== ember ==
// alu
module alu(
    output[16 - 1:0] data_out,
	 output 							  valid_out,
	 output 							  cmd_out,
	 input [16 - 1:0] data_in,
	 input 							  valid_in,
	 input 							  cmd_in,
	 output 									 amm_read,
	 output[8 - 1:0] amm_address,
	 input [8 - 1:0] amm_readdata,
	 input 									 amm_waitrequest,
	 input[1:0] 							 amm_response,
	 input clk,
	 input rst_n
    );
Size: about 1,700 cells after synthesis, roughly 580 flip-flops, ~58 I/O pins, ~27,000 µm² of cells after synthesis.
clock: 3.9 ns
lec_check: 0
cap_margin: 20
core_margin: 2
core_utilization: 72
cts_cluster_size: 47
place_density_lb_addon: 0.01
slew_margin: 20
run.sh (not shown) runs the stock make flow with config.mk's settings and CLKGATE_MAP_FILE=.
The flow completed for ember, but it is not clean: the layout still shows negative setup slack.
diff inputs: ember => fjord
diff --git a/flow/config.mk b/flow/config.mk
--- a/flow/config.mk
+++ b/flow/config.mk
@@ -7,0 +8 @@
+export ABC_AREA = 1
@@ -11,2 +12,2 @@
-export CTS_CLUSTER_SIZE = 47
-export PLACE_DENSITY_LB_ADDON = 0.01
+export CTS_CLUSTER_SIZE = 10
+export PLACE_DENSITY = 0.6
==> flow/constraint.sdc <==
create_clock -name core_clock -period 3.95 [get_ports {clk}]
set_input_delay 0.7900 -clock core_clock [delete_from_list [all_inputs] [get_ports {clk}]]
set_output_delay 0.7900 -clock core_clock [all_outputs]
set_load 0.01 [all_outputs]
==> comparison <==
Going from ember to fjord, synthesis-to-layout area growth shrinks by 2.9 points. Higher clock latency on the worst-skew pair goes to ember over fjord. [diff] final wirelength, fjord relative to ember: improvement. As of fjord, worst ir drop on vdd had fallen by more than a quarter compared to ember. Per the comparison of fjord with ember, final worst slack grew by 430 ps, mux contribution to synthesized area shrank by 14 points. For the final design instance area without fill, fjord came in about 0.6% lower than ember did. Cell count listed in synth_stat.txt in fjord is about 50% higher than in ember. In fjord the implementation completed, yet the final layout does not meet the checks, the culprit being negative setup slack. Sort fjord and ember by number of antenna cells inserted, ascending, and fjord comes first. fjord against ember: internal power component decreased 2.3%, clock share of power has decreased. Of the two values seen for critical path capture point, amm_address[0] was produced by fjord and amm_read by ember.
What indigo does differently from fjord at the input level:
diff --git a/flow/config.mk b/flow/config.mk
--- a/flow/config.mk
+++ b/flow/config.mk
@@ -8 +7,0 @@
-export ABC_AREA = 1
@@ -11,2 +10 @@
-export CORE_UTILIZATION = 72
-export CTS_CLUSTER_SIZE = 10
+export CORE_UTILIZATION = 40
==> flow/constraint.sdc <==
create_clock -name core_clock -period 10.0 [get_ports {clk}]
set_input_delay 2.0000 -clock core_clock [delete_from_list [all_inputs] [get_ports {clk}]]
set_output_delay 2.0000 -clock core_clock [all_outputs]
set_load 0.01 [all_outputs]
## What came out
- Summary of indigo over fjord: design area moved down; Yosys chip area moved down.
- | data required time at the worst endpoint | higher: indigo |
- indigo finished end to end and its layout was clean on timing, DRC and antenna.
- Between indigo and fjord, total inserted antenna cells is lower for indigo, fjord comes in above that.
- Largest fanout of any net on the critical path ends up higher on indigo.
- indigo reports a lower iteration-0 DRC count of the detailed router than fjord does.
[inputs] nickel vs indigo
diff --git a/flow/config.mk b/flow/config.mk
--- a/flow/config.mk
+++ b/flow/config.mk
@@ -10 +10 @@
-export CORE_UTILIZATION = 40
+export CORE_UTILIZATION = 22
==> flow/constraint.sdc <==
create_clock -name core_clock -period 7.02 [get_ports {clk}]
set_input_delay 1.4040 -clock core_clock [delete_from_list [all_inputs] [get_ports {clk}]]
set_output_delay 1.4040 -clock core_clock [all_outputs]
set_load 0.01 [all_outputs]
[summary]
Between indigo and nickel, wire length of the first global-routing pass is lower for indigo, nickel comes in above that.
Re first-iteration DRC count: nickel is 1.5% up on indigo.
Share of power burned in the clock network, indigo and nickel: larger value in indigo
Taking indigo as the reference, in nickel worst-case hold slack increased 69 ps; total power increased 2.3 mW; total routing resource utilization after global routing decreased 8.8 points; count of clock buffers in the final design decreased 3.9%.
Of nickel and indigo, it is nickel that has the lower post-layout utilization of the core.
Power and IR drop assume default switching activity.
